==> inputs of maple <==
// gca_dlnv
module gca_dlnv(
    input [31:0]    coord0,
    input [31:0]    coord1,
    input           ld,
    input           step,
    input           CLK,
    output          FC,
    output [20:0]   ADDR
);
export LEC_CHECK = 0
export CAP_MARGIN = 20
export CORE_MARGIN = 2
export CORE_UTILIZATION = 40
export CTS_CLUSTER_DIAMETER = 397
export CTS_CLUSTER_SIZE = 44
export PLACE_DENSITY_LB_ADDON = 0.12
export SLEW_MARGIN = 20
export TNS_END_PERCENT = 5
create_clock -name core_clock -period 5.0 [get_ports {CLK}]
run.sh (not shown) runs the stock make flow with config.mk's settings and CLKGATE_MAP_FILE=.
==> garnet (differences from maple) <==
CORE_UTILIZATION = 50   (was 40)
CTS_CLUSTER_DIAMETER = default   (was 397)
CTS_CLUSTER_SIZE = default   (was 44)
PLACE_DENSITY_LB_ADDON = default   (was 0.12)
SETUP_SLACK_MARGIN = 0.73   (was default)
TNS_END_PERCENT = default   (was 5)
==> flow/constraint.sdc (replaced) <==
create_clock -name core_clock -period 2.53 [get_ports {CLK}]
set_input_delay 0.5060 -clock core_clock [delete_from_list [all_inputs] [get_ports {CLK}]]
set_output_delay 0.5060 -clock core_clock [all_outputs]
set_load 0.01 [all_outputs]
==> juniper (differences from maple) <==
CAP_MARGIN = 0   (was 20)
CORE_MARGIN = 8   (was 2)
CTS_CLUSTER_DIAMETER = default   (was 397)
CTS_CLUSTER_SIZE = 49   (was 44)
GPL_TIMING_DRIVEN = 0   (was default)
MIN_ROUTING_LAYER = met2   (was default)
PLACE_DENSITY_LB_ADDON = default   (was 0.12)
SETUP_SLACK_MARGIN = 1.18   (was default)
TNS_END_PERCENT = default   (was 5)
==> flow/constraint.sdc (replaced) <==
create_clock -name core_clock -period 4.79 [get_ports {CLK}]
set_input_delay 0.9580 -clock core_clock [delete_from_list [all_inputs] [get_ports {CLK}]]
set_output_delay 0.9580 -clock core_clock [all_outputs]
set_load 0.01 [all_outputs]
==> delta (differences from maple) <==
CORE_UTILIZATION = 66   (was 40)
CTS_CLUSTER_DIAMETER = default   (was 397)
CTS_CLUSTER_SIZE = default   (was 44)
PLACE_DENSITY_LB_ADDON = default   (was 0.12)
SETUP_SLACK_MARGIN = 1.0   (was default)
TNS_END_PERCENT = default   (was 5)
==> flow/constraint.sdc (replaced) <==
create_clock -name core_clock -period 3.9 [get_ports {CLK}]
set_input_delay 0.7800 -clock core_clock [delete_from_list [all_inputs] [get_ports {CLK}]]
set_output_delay 0.7800 -clock core_clock [all_outputs]
set_load 0.01 [all_outputs]
==> comparison <==
- Global-route usage: delta > garnet > juniper > maple.
- Against delta, the final area of garnet is larger by about 20%.
- juniper finished with timing, DRC and antenna clean. garnet finished with negative setup slack left. delta produced a layout that fails on negative setup slack. maple went through all stages and came out clean.
- Between juniper and garnet, the lower clock-buffer cell count is in garnet (gap 2).
- In via count, delta and garnet hardly differ.

* * *

==> inputs of onyx <==
gca_dlnv again, from the RTL that the note above started with.
==> flow/config.mk <==
export PLATFORM = sky130hd
export DESIGN_NAME = gca_dlnv
export DESIGN_NICKNAME = gca_dlnv
export VERILOG_FILES = /design/flow/design.v
export SDC_FILE = /design/flow/constraint.sdc
export NUM_CORES = 4
export LEC_CHECK = 0
export CAP_MARGIN = 20
export CORE_MARGIN = 10
export CORE_UTILIZATION = 40
export CTS_CLUSTER_DIAMETER = 397
export CTS_CLUSTER_SIZE = 98
export PLACE_DENSITY = 0.38
export SLEW_MARGIN = 20
export TNS_END_PERCENT = 5
==> flow/constraint.sdc <==
create_clock -name core_clock -period 5.0 [get_ports {CLK}]
set_input_delay 1.0000 -clock core_clock [delete_from_list [all_inputs] [get_ports {CLK}]]
set_output_delay 1.0000 -clock core_clock [all_outputs]
set_load 0.01 [all_outputs]
==> ember: changes against onyx <==
CAP_MARGIN = 35   (was 20)
CORE_MARGIN = 2   (was 10)
CORE_UTILIZATION = 72   (was 40)
CTS_CLUSTER_DIAMETER = 238   (was 397)
CTS_CLUSTER_SIZE = not set   (was 98)
HOLD_SLACK_MARGIN = -0.1   (was not set)
PLACE_DENSITY = 0.91   (was 0.38)
TNS_END_PERCENT = 40   (was 5)
==> flow/constraint.sdc (replaced) <==
create_clock -name core_clock -period 3.7 [get_ports {CLK}]
set_input_delay 0.7400 -clock core_clock [delete_from_list [all_inputs] [get_ports {CLK}]]
set_output_delay 0.7400 -clock core_clock [all_outputs]
set_load 0.01 [all_outputs]
==> comparison table <==
quantity                                                                    ember            onyx
Outcome                                                complete, but fails checks  finished clean
Violated checks                                                      setup timing               -
Final Instance Area                                                     12100 µm²       11600 µm²
Cell area reported after detailed placement                             11600 µm²       11300 µm²
Chip height                                                                124 µm          181 µm
Startpoint Class                                                         register      input port
Highest fanout seen on the critical path                                        2               7
Chip Width                                                                 124 µm          181 µm
Stages on worst setup path                                                     17               9
Slowest cell delay on critical path                                       0.41 ns         0.58 ns
Buffering overhead                                                          11.5%           7.28%
Clk slew on worst S/H paths                                               0.06 ns         0.07 ns
Fraction of area in multi-input gates                                       64.8%           66.3%
Number of detailed-route iterations in the first pass                           8               5
Placeable core area                                                     14000 µm²       25300 µm²
Minimum setup slack after placement                                     -0.180 ns        0.400 ns
Wirelength per Cell                                                       19.5 µm         18.7 µm
Vias                                                                        10426            9145
Critical R2R Launch                                                         dx[1]           dx[0]

* * *

==> run A <==
Starting RTL as in the previous note.
export LEC_CHECK = 0
export CAP_MARGIN = 35
export CORE_MARGIN = 2
export CORE_UTILIZATION = 72
export CTS_CLUSTER_DIAMETER = 41
export HOLD_SLACK_MARGIN = -0.1
export PLACE_DENSITY = 0.91
export SLEW_MARGIN = 20
export TNS_END_PERCENT = 40
create_clock -name core_clock -period 3.7 [get_ports {CLK}]
==> run H: changes against run A <==
==> flow/config.mk (replaced) <==
export PLATFORM = sky130hd
export DESIGN_NAME = gca_dlnv
export DESIGN_NICKNAME = gca_dlnv
export VERILOG_FILES = /design/flow/design.v
export SDC_FILE = /design/flow/constraint.sdc
export NUM_CORES = 4
export LEC_CHECK = 0
export ABC_AREA = 1
export CAP_MARGIN = 20
export CORE_MARGIN = 2
export CORE_UTILIZATION = 60
export CTS_CLUSTER_DIAMETER = 94
export SLEW_MARGIN = 20
==> flow/constraint.sdc (replaced) <==
create_clock -name core_clock -period 2.75 [get_ports {CLK}]
set_input_delay 0.5500 -clock core_clock [delete_from_list [all_inputs] [get_ports {CLK}]]
set_output_delay 0.5500 -clock core_clock [all_outputs]
set_load 0.01 [all_outputs]
==> run P: changes against run A <==
==> flow/config.mk (replaced) <==
export PLATFORM = sky130hd
export DESIGN_NAME = gca_dlnv
export DESIGN_NICKNAME = gca_dlnv
export VERILOG_FILES = /design/flow/design.v
export SDC_FILE = /design/flow/constraint.sdc
export NUM_CORES = 4
export LEC_CHECK = 0
export CAP_MARGIN = 20
export CORE_MARGIN = 2
export CORE_UTILIZATION = 40
export SLEW_MARGIN = 10
export TNS_END_PERCENT = 40
==> flow/constraint.sdc (replaced) <==
create_clock -name core_clock -period 5.0 [get_ports {CLK}]
set_input_delay 1.0000 -clock core_clock [delete_from_list [all_inputs] [get_ports {CLK}]]
set_output_delay 1.0000 -clock core_clock [all_outputs]
set_load 0.01 [all_outputs]
==> results <==
                                                                                         run P                     run H                     run A
Status                                                                          finished clean  finished with violations  finished with violations
Violated checks                                                                              -              setup timing              setup timing
Routed wire length                                                                     27.2 mm                   40.8 mm                   30.5 mm
Most frequently used cell type in the post-synthesis netlist             sky130_fd_sc_hd__ha_1  sky130_fd_sc_hd__nand2_1     sky130_fd_sc_hd__ha_1
Cycle use final                                                                          90.6%                      118%                      104%
Crit Reg-Reg Endpoint                                                                error[14]                  error[6]                 error[14]
Cell Rows                                                                                   58                        49                        43
Largest net degree at the start of global routing                                           40                        64                        43
Worst Path Class, Setup                                           input port to primary output    flip-flop to flip-flop    flip-flop to flip-flop
CP most frequent cell                                         sky130_fd_sc_hd__clkdlybuf4s50_1  sky130_fd_sc_hd__nand2_2                         -
Combinational gates                                                                       1022                      1337                      1022
Launch point of the worst hold path                                                     x0[15]                    x0[13]                    x0[15]
Floorplan die width                                                                     165 um                    140 um                    124 um
Synthesized-area fraction occupied by and/or/nand/nor cells                              15.8%                     27.4%                     15.8%
Final core occ                                                                           45.7%                     83.0%                     86.2%
GRT met1 Usage                                                                           28.8%                     45.4%                     48.1%

* * *

==> try-lagoon: inputs <==
==> flow/design.v <==
module gca_dlnv(
    input [31:0]    coord0,
    input [31:0]    coord1,
    input           ld,
    input           step,
    input           CLK,
    output          FC,
    output [20:0]   ADDR
);
    reg         [15:0] x0;
    reg         [15:0] y0;
    wire        [15:0] x1;
    wire        [15:0] y1;
    reg  signed [15:0] dx, dy;
    reg  signed [15:0] sx, sy;
    reg  signed [15:0] error;
    wire signed [15:0] e2;
    assign x1 = {5'b0, coord1[10:0]};
    assign y1 = {6'b0, coord1[20:11]};
    assign e2 = error <<< 1;
    assign ADDR = {y0[9:0], x0[10:0]};
    assign FC = !ld && (x0 == x1 && y0 == y1 || e2 >= dy && x0 == x1 || e2 <= dx && y0 == y1);
    always @(posedge CLK) begin
        if(ld) begin
            x0 <= {5'b0, coord0[10:0]};
            y0 <= {6'b0, coord0[20:11]};
            sx <= (x0 > x1) ? -16'd1 : 16'd1;
            sy <= (y0 > y1) ? -16'd1 : 16'd1;
            dx <= (x0 < x1) ? (x1 - x0) : (x0 - x1);
            dy <= (y1 < y0) ? (y1 - y0) : (y0 - y1);
            error <= dx + dy;
        end
        if(step && !ld) begin
            if(e2 >= dy) x0 <= x0 + sx;
            if(e2 <= dx) y0 <= y0 + sy;
            if(e2 >= dy && e2 <= dx)
                error <= error + dx + dy;
            else if(e2 >= dy)
                error <= error + dy;
            else if(e2 <= dx)
                error <= error + dx;
        end
    end
endmodule
==> flow/run.sh <==
#!/bin/bash
# the make line also repeats each setting of config.mk as NAME=value (left out here)
make -C /OpenROAD-flow-scripts/flow DESIGN_CONFIG=/design/flow/config.mk WORK_HOME=/design/flow/orfs CLKGATE_MAP_FILE= finish
==> flow/config.mk <==
export PLATFORM = sky130hd
export DESIGN_NAME = gca_dlnv
export DESIGN_NICKNAME = gca_dlnv
export VERILOG_FILES = /design/flow/design.v
export SDC_FILE = /design/flow/constraint.sdc
export NUM_CORES = 4
export LEC_CHECK = 0
export ABC_AREA = 1
export CAP_MARGIN = 10
export CORE_MARGIN = 2
export CORE_UTILIZATION = 69
export CTS_CLUSTER_DIAMETER = 50
export CTS_CLUSTER_SIZE = 100
export GPL_ROUTABILITY_DRIVEN = 0
export GPL_TIMING_DRIVEN = 1
export MIN_ROUTING_LAYER = met1
export PLACE_DENSITY_LB_ADDON = 0.18
export SLEW_MARGIN = 30
export TNS_END_PERCENT = 5
==> flow/constraint.sdc <==
create_clock -name core_clock -period 4.19 [get_ports {CLK}]
set_input_delay 0.8380 -clock core_clock [delete_from_list [all_inputs] [get_ports {CLK}]]
set_output_delay 0.8380 -clock core_clock [all_outputs]
set_load 0.01 [all_outputs]
==> try-amber: changes against try-lagoon <==
ABC_AREA = unset   (was 1)
CAP_MARGIN = 30   (was 10)
CORE_UTILIZATION = 72   (was 69)
CTS_CLUSTER_DIAMETER = 358   (was 50)
CTS_CLUSTER_SIZE = unset   (was 100)
GPL_ROUTABILITY_DRIVEN = unset   (was 0)
GPL_TIMING_DRIVEN = unset   (was 1)
MIN_ROUTING_LAYER = unset   (was met1)
PLACE_DENSITY = 0.67   (was unset)
PLACE_DENSITY_LB_ADDON = unset   (was 0.18)
SLEW_MARGIN = 20   (was 30)
TNS_END_PERCENT = unset   (was 5)
==> flow/constraint.sdc (replaced) <==
create_clock -name core_clock -period 3.78 [get_ports {CLK}]
set_input_delay 0.7560 -clock core_clock [delete_from_list [all_inputs] [get_ports {CLK}]]
set_output_delay 0.7560 -clock core_clock [all_outputs]
set_load 0.01 [all_outputs]
==> notes.md <==
Quick summary of the implementation run below.

The instance count after placement with tap cells included is 1937. The accumulated negative setup slack is 0 ns.

The flow ran to the end and the layout has no timing, DRC or antenna violations. The minimum clock period after layout is 3.81 ns. The endpoint class of the critical path is an output port. According to the timing report, the arrival time at the worst endpoint equals 2.97 ns. Looking at the reg2reg group, the worst path starts from dx[2].

The clock edge transition at the registers on the reported setup and hold paths is 0.06 ns. The OpenROAD warning count came out at 71.
[end of results for try-lagoon]
==> notes.md <==
Quick summary of the implementation run below.

The total setup violations reported at the end of the flow came out at 1. The accumulated negative setup slack came out at -0.0638 ns. For the worst setup path, the data arrival time is 4.12 ns. The endpoint class of the critical path is a register. The slack of the critical path is -0.0638 ns.

The minimum clock period after layout is 3.84 ns. The run finished, with violations left. The instance count after placement with tap cells included came out at 1539.

The detailed-route via count is 10100. After floorplanning, the core was divided into 43 placement rows. The max-slew violation count is 0. The reasons given for failing layout checks are setup timing.
[end of results for try-amber]

* * *

==> try-juniper <==
// gca_dlnv: RTL as listed in full above, without the edits since
make LEC_CHECK=0 ABC_AREA=0 CAP_MARGIN=10 CORE_MARGIN=2 CORE_UTILIZATION=69 CTS_CLUSTER_DIAMETER=50 CTS_CLUSTER_SIZE=16 GPL_ROUTABILITY_DRIVEN=0 GPL_TIMING_DRIVEN=1 MIN_ROUTING_LAYER=met1 PLACE_DENSITY_LB_ADDON=0.18 SLEW_MARGIN=30 TNS_END_PERCENT=5 finish   # period 4.19 ns
==> try-cedar: changes against try-juniper <==
Settings changed: CAP_MARGIN 10 to 30, CORE_UTILIZATION 69 to 72, CTS_CLUSTER_SIZE 16 to 90, HOLD_SLACK_MARGIN set to -0.1, MAX_ROUTING_LAYER set to met4, TNS_END_PERCENT 5 to 50.
==> flow/constraint.sdc (replaced) <==
create_clock -name core_clock -period 3.8 [get_ports {CLK}]
set_input_delay 0.7600 -clock core_clock [delete_from_list [all_inputs] [get_ports {CLK}]]
set_output_delay 0.7600 -clock core_clock [all_outputs]
set_load 0.01 [all_outputs]
==> try-delta: changes against try-juniper <==
Settings changed: ABC_AREA 0 to unset, CAP_MARGIN 10 to 20, CORE_UTILIZATION 69 to 58, CTS_CLUSTER_DIAMETER 50 to unset, CTS_CLUSTER_SIZE 16 to unset, GPL_ROUTABILITY_DRIVEN 0 to unset, GPL_TIMING_DRIVEN 1 to unset, MIN_ROUTING_LAYER met1 to unset, PLACE_DENSITY_LB_ADDON 0.18 to unset, SLEW_MARGIN 30 to 20, TNS_END_PERCENT 5 to unset.
==> flow/constraint.sdc (replaced) <==
create_clock -name core_clock -period 2.53 [get_ports {CLK}]
set_input_delay 0.5060 -clock core_clock [delete_from_list [all_inputs] [get_ports {CLK}]]
set_output_delay 0.5060 -clock core_clock [all_outputs]
set_load 0.01 [all_outputs]
==> try-maple: changes against try-juniper <==
Settings changed: ABC_AREA 0 to unset, CAP_MARGIN 10 to 20, CORE_UTILIZATION 69 to 30, CTS_CLUSTER_DIAMETER 50 to 100, CTS_CLUSTER_SIZE 16 to 15, GPL_ROUTABILITY_DRIVEN 0 to unset, GPL_TIMING_DRIVEN 1 to unset, MIN_ROUTING_LAYER met1 to unset, PLACE_DENSITY_LB_ADDON 0.18 to 0.12, SLEW_MARGIN 30 to 20.
==> flow/constraint.sdc (replaced) <==
create_clock -name core_clock -period 5.0 [get_ports {CLK}]
set_input_delay 1.0000 -clock core_clock [delete_from_list [all_inputs] [get_ports {CLK}]]
set_output_delay 1.0000 -clock core_clock [all_outputs]
set_load 0.01 [all_outputs]
==> flow_metrics.tcl <==
# metrics dict for downstream scripts
set metrics [dict create \
    status "finished clean" \
    grt_pass1_wl_um 47400 \
    grt_util_all_layers 0.168 \
    startpoint_type "primary input" \
    totalNegativeSetupSlack_ns 0 \
    slew_violations 0 \
    grt_pass1_vias 8649 \
    holdPathEnd "x0[15]" \
    firstDrtPassIters 5 \
    drc_errors 0 \
]
That was try-maple.
==> flow_metrics.tcl <==
# metrics dict for downstream scripts
set metrics [dict create \
    status "finished clean" \
    crit_top_cell "clkdlybuf4s50_1" \
    slew_violations 0 \
    totalNegativeSetupSlack_ns 0 \
    syn_area_per_cell_um2 8.20 \
    syn2layout_area_growth_pct 10.5 \
    holdPathEnd "x0[15]" \
    firstDrtPassIters 5 \
    grt_util_all_layers 0.328 \
    grt_pass1_wl_um 43300 \
    drc_errors 0 \
    via_per_inst 6.41 \
    die_x_um 126 \
]
That was try-juniper.
==> flow_metrics.tcl <==
# metrics dict for downstream scripts
set metrics [dict create \
    status "failed layout checks" \
    check.faults "negative setup slack" \
    startpoint_type "flop" \
    totalNegativeSetupSlack_ns -0.0933 \
    grt_pass1_wl_um 45400 \
    fin_ws_ns -0.0469 \
    synth_warnings 1 \
    finalSetupViolCount 2 \
    grt_util_all_layers 0.386 \
    clock.latency.late_pin_ns 0.35 \
    worstPathArrival_ns 4.13 \
    holdPathStages 2 \
    drc_errors 0 \
    cts_buffers 9 \
    grt_pass1_vias 9827 \
    synthTopCellsByArea "ha_1 (19%), edfxtp_1 (9.9%), dfxtp_1 (9.1%), xnor2_1 (4.9%), a21oi_1 (4.6%)" \
]
That was try-cedar.
==> flow_metrics.tcl <==
# collected from the flow reports
set metrics [dict create \
    status "did not finish" \
    lastStage "5_1_grt" \
    firstError "[ERROR GRT-0232] Routing congestion too high. Check the congestion heatmap in the GUI." \
    die_area_um2 18900 \
    synth-edff-count 34 \
    cts_hold_buf 0 \
    grt_util_all_layers 0.754 \
    logic_family "AND-OR/OR-AND gates" \
    common_cells "ha_1 (158), inv_1 (102), a21oi_1 (95)" \
    grt_use_met1 0.736 \
    syn-num-nets 1498 \
    synthTopCellsByArea "ha_1 (19%), edfxtp_1 (9.9%), dfxtp_1 (9.1%), xnor2_1 (4.9%), a21oi_1 (4.6%)" \
    syn_area_per_cell_um2 8.20 \
]
That was try-delta.
